Setup of old:
## pipelined_4stage
module pipelined_4stage(clk, rst, imem_addr, imem_data, aluout);
Size in the first run: roughly 6000 cells after synthesis, about 76000 µm² of cells after synthesis.
==> flow/config.mk <==
export PLATFORM = sky130hd
export DESIGN_NAME = pipelined_4stage
export DESIGN_NICKNAME = pipelined_4stage
export VERILOG_FILES = /design/flow/design.v
export SDC_FILE = /design/flow/constraint.sdc
export NUM_CORES = 4
export LEC_CHECK = 0
export ABC_AREA = 0
export CAP_MARGIN = 20
export CELL_PAD_IN_SITES_DETAIL_PLACEMENT = 0
export CORE_ASPECT_RATIO = 0.79
export CORE_MARGIN = 2
export CORE_UTILIZATION = 56
export GPL_ROUTABILITY_DRIVEN = 1
export GPL_TIMING_DRIVEN = 1
export MAX_ROUTING_LAYER = met4
export SLEW_MARGIN = 30
export TNS_END_PERCENT = 100
==> flow/constraint.sdc <==
create_clock -name core_clock -period 7.31 [get_ports {clk}]
set_input_delay 1.4620 -clock core_clock [delete_from_list [all_inputs] [get_ports {clk}]]
set_output_delay 1.4620 -clock core_clock [all_outputs]
set_load 0.01 [all_outputs]
run.sh (not shown) runs the stock make flow with config.mk's settings and CLKGATE_MAP_FILE=.
Every stage of old finished as expected; the final checks, on the other hand, flagged negative setup slack, which means the layout fails.
Edits applied to the flow inputs when going from old to new:
==> flow/config.mk <==
export PLATFORM = sky130hd
export DESIGN_NAME = pipelined_4stage
export DESIGN_NICKNAME = pipelined_4stage
export VERILOG_FILES = /design/flow/design.v
export SDC_FILE = /design/flow/constraint.sdc
export NUM_CORES = 4
export LEC_CHECK = 0
export ABC_AREA = 1
export CAP_MARGIN = 15
export CORE_ASPECT_RATIO = 0.88
export CORE_MARGIN = 2
export CORE_UTILIZATION = 58
export CTS_CLUSTER_DIAMETER = 41
export GPL_ROUTABILITY_DRIVEN = 0
export GPL_TIMING_DRIVEN = 1
export MAX_ROUTING_LAYER = met4
export MIN_ROUTING_LAYER = met2
export PLACE_DENSITY = 0.89
export SETUP_SLACK_MARGIN = 2.04
export SLEW_MARGIN = 5
export TNS_END_PERCENT = 5
==> flow/constraint.sdc <==
create_clock -name core_clock -period 8.0 [get_ports {clk}]
set_input_delay 1.6000 -clock core_clock [delete_from_list [all_inputs] [get_ports {clk}]]
set_output_delay 1.6000 -clock core_clock [all_outputs]
set_load 0.01 [all_outputs]
==> results <==
new did not finish; the tool stopped in global routing (5_1_grt) with error GRT-0116. Taking old as the reference, in new number of buffers added for setup after CTS went up about 170%; number of library cell types mapped by synthesis went down about 33%; total nets after synthesis went up 51%. new reports its largest combinational cell category by area as simple AND/OR/NAND/NOR gates while old reports multiplexers.

== run 1 ==
pipelined_4stage again, from the RTL that the note above started with.
Design pipelined_4stage, start of the top module:
module pipelined_4stage(clk, rst, imem_addr, imem_data, aluout);
input clk;										
input rst;
output [9:0] imem_addr;			 
input [32-1:0] imem_data;	 
output [32-1:0] aluout;
wire [32-1:0]inst_addr;
wire [32-1:0] inst_out;
wire [32-1:0] inst_in;
assign imem_addr = inst_addr[9:0];
assign inst_out = imem_data;
datapath_mux DP(
	.clk(clk),
	.rst(rst),
	.inst(inst_out),
	.WB_aluout(aluout)
);
PC1 pc(
	.clk(clk),
	.rst(rst),
	.currPC(inst_addr),
	.nextPC(inst_addr)
);
IF_ID_stage IIS(
	.clk(clk),
	.rst(rst), 
	.instout(inst_out), 
	.instin(inst_in)
);
endmodule
clock: 7.79 ns
lec_check: 0
cap_margin: 20
core_margin: 2
core_utilization: 54
slew_margin: 20
Input changes introduced in run 2 (baseline for comparison: run 1):
- PLACE_DENSITY_LB_ADDON: unset -> 0.0
- TNS_END_PERCENT: unset -> 5
- SETUP_SLACK_MARGIN: unset -> 1.52
- CORE_UTILIZATION: 54 -> 70
- CTS_CLUSTER_SIZE: unset -> 51
- the clock period (ns, I/O delays scaled along): 7.79 -> 5.27
Notes after the runs:
Although it ran to completion, run 2 produced a layout that fails the final checks because of negative setup slack.
Number of max-cap violations: run 2 vs run 1 identical
Compared to run 1, the routing of run 2 uses more wire.
Sort run 1 and run 2 by worst ir drop on vdd desc -> top: run 2
On number of logic gates, run 1 and run 2 are basically level.
Data arrival at the endpoint of the critical path: run 2 < run 1
Edits applied to the flow inputs when going from run 2 to run 3:
- setting CELL_PAD_IN_SITES_DETAIL_PLACEMENT to 0 for the first time
- setting GPL_TIMING_DRIVEN to 1 for the first time
- changing TNS_END_PERCENT from 5 to 100
- removing CTS_CLUSTER_SIZE (formerly 51)
- setting ABC_AREA to 0 for the first time
- setting GPL_ROUTABILITY_DRIVEN to 1 for the first time
- setting CORE_ASPECT_RATIO to 0.79 for the first time
- changing SETUP_SLACK_MARGIN from 1.52 to 3.05
- removing PLACE_DENSITY_LB_ADDON (formerly 0.0)
- changing SLEW_MARGIN from 20 to 30
- setting PLACE_DENSITY to 0.46 for the first time
- changing CORE_UTILIZATION from 70 to 46
- setting MAX_ROUTING_LAYER to met4 for the first time
- changing the clock period (ns, I/O delays scaled along) from 5.27 to 10.6
==> comparison <==
From the logs: run 2 reached the end of the flow and failed the layout checks with negative setup slack. The flow did not stop early for run 3: all stages ran, and the layout cleared the timing, design-rule and antenna checks. Area share of buffers outside the clock network was higher in run 2 than in run 3. Number of logic gates across run 3 and run 2: no real change. The via count normalized by instance count number comes out higher for run 2 vs run 3.
What run 4 does differently from run 3 at the input level:
- TNS_END_PERCENT removed (was 100)
- ABC_AREA removed (was 0)
- CORE_UTILIZATION changed from 46 to 64
- CELL_PAD_IN_SITES_DETAIL_PLACEMENT removed (was 0)
- GPL_ROUTABILITY_DRIVEN removed (was 1)
- MAX_ROUTING_LAYER removed (was met4)
- GPL_TIMING_DRIVEN removed (was 1)
- PLACE_DENSITY removed (was 0.46)
- CORE_ASPECT_RATIO removed (was 0.79)
- SLEW_MARGIN changed from 30 to 20
- SETUP_SLACK_MARGIN removed (was 3.05)
- the clock period (ns, I/O delays scaled along) changed from 10.6 to 7.39
- Ran to the end and failed final checks on negative setup slack: run 4.
- Run 3 did not stop at any stage, and its layout met the timing, design-rule and antenna checks.
- Between run 3 and run 4, core footprint decreased.
- Comparing run 4 and run 3, the higher post-CTS setup repair buffer count is on run 3.
- Of run 4 and run 3, it is run 4 that has the higher depth of the worst register-to-register path.
- Relative to run 3, the met1 global-route usage of run 4 is higher by 1.3 points.
- Internal power contribution: run 4 and run 3 compared, lower one is run 3
- Hold slack essentially unchanged between run 4 and run 3.
- Power: run 4 draws more than run 3
- Compared with run 3, run 4 shows a higher number of nets in the layout.
- Count of placed standard cells including taps for run 4: 561 down relative to run 3

## red
The RTL this note starts from:
==> flow/design.v <==
`timescale 1ns / 10ps
`timescale 1ns / 1ps
`timescale 1ns / 10ps
module pipelined_4stage(clk, rst, imem_addr, imem_data, aluout);
input clk;										
input rst;
output [9:0] imem_addr;			 
input [32-1:0] imem_data;	 
output [32-1:0] aluout;
wire [32-1:0]inst_addr;
wire [32-1:0] inst_out;
wire [32-1:0] inst_in;
assign imem_addr = inst_addr[9:0];
assign inst_out = imem_data;
datapath_mux DP(
	.clk(clk),
	.rst(rst),
	.inst(inst_out),
	.WB_aluout(aluout)
);
PC1 pc(
	.clk(clk),
	.rst(rst),
	.currPC(inst_addr),
	.nextPC(inst_addr)
);
IF_ID_stage IIS(
	.clk(clk),
	.rst(rst), 
	.instout(inst_out), 
	.instin(inst_in)
);
endmodule
`timescale 1ns / 10ps
`timescale 1ns / 1ps
module datapath_mux (
	clk,
	rst,
	inst,
	WB_aluout
);
input		  clk;
input		  rst;
input  [32-1:0] inst;
output  [32-1:0] WB_aluout;
wire [32-1:0] inst_out;
wire [2:0]	aluop_in;
wire [2:0]	aluop_out;
wire alusrc_in;
wire alusrc_out;
wire regDST;
wire wen;
wire [32-1:0] rdata1_in;
wire [32-1:0] rdata2_in;
wire [32-1:0] rdata1_out;
wire [32-1:0] rdata2_out;
wire [32-1:0] wdata_out;
wire [5-1:0] waddr_out;
wire [32-1:0] aluout;
wire [5-1:0] WB_muxout;
wire [32-1:0]rdata2_imm=alusrc_out ? {16'b0,inst_out[15:0]} : rdata2_out; 
wire [5-1:0]waddr_regDST=regDST ? inst[15:11] : inst[20:16]; 
control CO (
    .inst_cntrl(inst[31:26]),
    .wen_cntrl(wen),
    .alusrc_cntrl(alusrc_in),
    .regdst_cntrl(regDST),
    .aluop_cntrl(aluop_in)
);
regfile RFO (
    .clk(clk),
    .rst(rst),
    .wen(wen),
    .raddr1(inst[25:21]),
    .raddr2(inst[20:16]),
    .waddr(WB_muxout),
    .wdata(WB_aluout),
    .rdata1(rdata1_in),
    .rdata2(rdata2_in)
);
ID_EXE_stage IXS(
    .clk(clk),  
    .rst(rst), 
    .aluop_in(aluop_in), 
    .alusrc_in(alusrc_in), 
    .rdata1_in(rdata1_in), 
    .rdata2_in(rdata2_in),
    .inst_in(inst),
    .wregdst_in(waddr_regDST),
    .aluop_out(aluop_out),
    .alusrc_out(alusrc_out), 
    .rdata1_out(rdata1_out), 
    .rdata2_out(rdata2_out), 
    .inst_out(inst_out),
    .wregdst_out(waddr_out)
);
alu ALU0 (
    .a(rdata1_out),
    .b(rdata2_imm),
    .op(aluop_out),
    .out(aluout)
);
EXE_WBstage EWS(
	.clk(clk),
	.rst(rst),
	.aluin(aluout),
	.aluout(WB_aluout),
	.muxin(waddr_out),
	.muxout(WB_muxout)	
);
endmodule  
`timescale 1ns / 10ps
module PC1(clk,rst,nextPC,currPC);
		 input clk,rst;		 
		 input [32 - 1:0]nextPC;		  
		 output reg [32 - 1:0]currPC;
always @(posedge clk)
  begin
    if(rst)
      begin
	currPC <= 0;
      end
    else
      begin
        currPC <= nextPC + 1;
      end
  end
endmodule	
`timescale 1ns / 10ps
module IF_ID_stage (
	clk,  rst, instout, instin
);
input clk, rst;
input [32 - 1:0]instout;
output reg [32 - 1:0]instin;
always @(posedge clk)
  begin
    if(rst)
      begin
	instin <= 0;
      end
    else
      begin
        instin <= instout;
      end
  end
endmodule
`timescale 1ns / 10ps
module ID_EXE_stage (
	clk,  rst, aluop_in, alusrc_in, rdata1_in, rdata2_in, inst_in, wregdst_in,
	aluop_out, alusrc_out, rdata1_out, rdata2_out, inst_out, wregdst_out
);
input clk, rst, alusrc_in;
input [2:0] aluop_in;
input [32-1:0] rdata1_in;
input [32-1:0] rdata2_in;
input [32-1:0] inst_in;
input [5-1:0] wregdst_in;
output reg alusrc_out;
output reg[2:0] aluop_out;
output reg [32-1:0] rdata1_out;
output reg [32-1:0] rdata2_out;
output reg [32-1:0] inst_out;
output reg [5-1:0] wregdst_out;
always @(posedge clk)
  begin
    if(rst)
      begin
	aluop_out <= 0; 
	alusrc_out <= 0; 
	rdata1_out <= 0; 
	rdata2_out <= 0; 
	inst_out <= 0;
	wregdst_out <= 0;
      end
    else
      begin
        aluop_out <= aluop_in; 
	alusrc_out <= alusrc_in; 
	rdata1_out <= rdata1_in; 
	rdata2_out <= rdata2_in; 
	inst_out <= inst_in;
	wregdst_out <= wregdst_in;
      end
  end
endmodule
`timescale 1ns / 10ps
module EXE_WBstage (
	clk,  rst, aluin, aluout,
	muxin, muxout             
);
input clk, rst;
input [32-1:0]aluin;
input [5-1:0]muxin;
output reg[5-1:0]muxout;
output reg [32-1:0]aluout;
always @(posedge clk)
  begin
    if(rst)
      begin
	aluout <= 0;
	muxout <= 0;
      end
    else
      begin
        aluout <= aluin;
	muxout <= muxin;
      end
  end
endmodule
`timescale 1ns / 10ps
module alu(
   a,    
   b,    
   op,    
   out    
   );
   input [32-1:0] a, b;
   input [2:0] op;
   output reg [32-1:0] out;
always @(a or b or op )
begin
   case(op)
       6'b000000: out = a+b;
       6'b000001: out = a - b;
       6'b000010: out = a & b;
       6'b000011:  out = a^b;
       6'b000100: out = a<=b;
       6'b000101: out = a*b;
       6'b000110: out = a+b;
default: out = 0;  
   endcase
end
endmodule
`timescale 1ns / 10ps
module control(
  input [5:0] inst_cntrl, 
  output reg wen_cntrl,
  output reg alusrc_cntrl,
  output reg regdst_cntrl,
  output reg [2:0] aluop_cntrl
  );
  always@(inst_cntrl)
  begin
    case(inst_cntrl)
			6'b000000: begin
					wen_cntrl=1;
					alusrc_cntrl=0;
					regdst_cntrl=1;
					aluop_cntrl=inst_cntrl[2:0];
			end
        6'b000001: begin
                wen_cntrl=1;
					 alusrc_cntrl=0;
					 regdst_cntrl=1;
                aluop_cntrl=inst_cntrl[2:0];
        end
        6'b000010: begin
                wen_cntrl=1;
					 alusrc_cntrl=0;
					 regdst_cntrl=1;
                aluop_cntrl=inst_cntrl[2:0];
        end
        6'b000011: begin
                wen_cntrl=1;
					 alusrc_cntrl=0;
					 regdst_cntrl=1;
                aluop_cntrl=inst_cntrl[2:0];
        end
        6'b000100: begin
                wen_cntrl=1;
					 alusrc_cntrl=0;
					 regdst_cntrl=1;
                aluop_cntrl=inst_cntrl[2:0];
        end
        6'b000101: begin
                wen_cntrl=1;
					 alusrc_cntrl=0;
					 regdst_cntrl=1;
                aluop_cntrl=inst_cntrl[2:0];
			end
		6'b000110: begin
                wen_cntrl=1;
					 alusrc_cntrl=1;
					 regdst_cntrl=0;
                aluop_cntrl=inst_cntrl[2:0];
        end
		default: begin
				wen_cntrl=1; 
				alusrc_cntrl=0;
				regdst_cntrl=1;
				aluop_cntrl=inst_cntrl[2:0];
		end	
    endcase
  end
endmodule
`timescale 1ns / 10ps
`timescale 1ns / 1ps
module regfile (
	clk,
	rst,
	wen,
	raddr1, 
	raddr2, 
	waddr, 
	wdata, 
	rdata1,
	rdata2
	);
	input clk;
	input rst;
	input wen;
	input [5-1:0] raddr1; 
	input [5-1:0] raddr2; 
	input [5-1:0] waddr; 
	input [32-1:0] wdata; 
	output [32-1:0] rdata1;
	output [32-1:0] rdata2;
	reg [32-1:0] regdata [0:32-1];
integer i;
	always@(posedge clk)
		begin
			if(rst)
				begin
					for (i=0; i<32; i=i+1)
					regdata[i] <=0;
					regdata[8] <=5; 
					regdata[3] <=2;
				end
			else
				regdata[waddr] <= (wen == 1) ? wdata : regdata[waddr]; 
		end
	assign rdata1 = ((wen) && (waddr == raddr1)) ? wdata : regdata[raddr1]; 
	assign rdata2 = ((wen) && (waddr == raddr2)) ? wdata : regdata[raddr2];
endmodule 
Settings: LEC_CHECK=0, CAP_MARGIN=15, CORE_MARGIN=2, CORE_UTILIZATION=72, CTS_CLUSTER_SIZE=44, SETUP_SLACK_MARGIN=-0.39, SLEW_MARGIN=20; clock period 6.54 ns.
red finished all stages; however, its layout fails the closing checks, the failures being setup timing.
--- input diff red..blue ---
Settings: CAP_MARGIN now 20, was 15; CORE_UTILIZATION now 40, was 72; CTS_CLUSTER_SIZE no longer set, was 44; SETUP_SLACK_MARGIN no longer set, was -0.39; the clock period (ns, I/O delays scaled along) now 4.85, was 6.54.
==> results <==
- Although blue finished all stages, its layout failed final checks on setup timing.
- Number of antenna violations at the first check in global routing in blue vs red: down 4
- Final cell area: blue above red
- Between blue and red, the first-pass GRT wire length does not differ in any meaningful way.
- Measured against each other, blue and red differ in power, the lower figure coming from red.
- Diff blue..red | number of instances in the synthesized netlist | unchanged
- The fraction of area in clock buffers and inverters was comparable across blue and red.
- Compared with red, blue shows detailed-routing wirelength on met1 that has gone up by more than a quarter.
Input changes introduced in green (baseline for comparison: blue):
Settings: CELL_PAD_IN_SITES_DETAIL_PLACEMENT now 0, previously not set; SETUP_SLACK_MARGIN now 1.8, previously not set; ABC_AREA now 0, previously not set; GPL_TIMING_DRIVEN now 1, previously not set; CORE_ASPECT_RATIO now 1.44, previously not set; PLACE_DENSITY_LB_ADDON now 0.03, previously not set; TNS_END_PERCENT now 100, previously not set; CORE_UTILIZATION now 70, was 40; SLEW_MARGIN now 10, was 20; GPL_ROUTABILITY_DRIVEN now 1, previously not set; CTS_CLUSTER_SIZE now 14, previously not set; MAX_ROUTING_LAYER now met4, previously not set; the clock period (ns, I/O delays scaled along) now 6.2, was 4.85.
Results
green: flow complete, layout not clean; failing: setup timing
For non-clock buffer count, dividing the value from green by the value from blue gives 0.876.
In the reports for blue and green, the smaller peak clock frequency supported by timing belongs to blue.
green: worst hold margin is 0.026 ns higher than what blue reported.
Comparing blue and green, the lower data arrival time of the critical path was measured on green.
For met1 wire length, dividing the value from blue by the value from green gives 1.3.
For cell resize tally after clock tree synthesis, dividing the value from blue by the value from green gives 1.9.
Clock period minus worst slack is lower on green
Power is estimated from default activity; no workload was simulated.
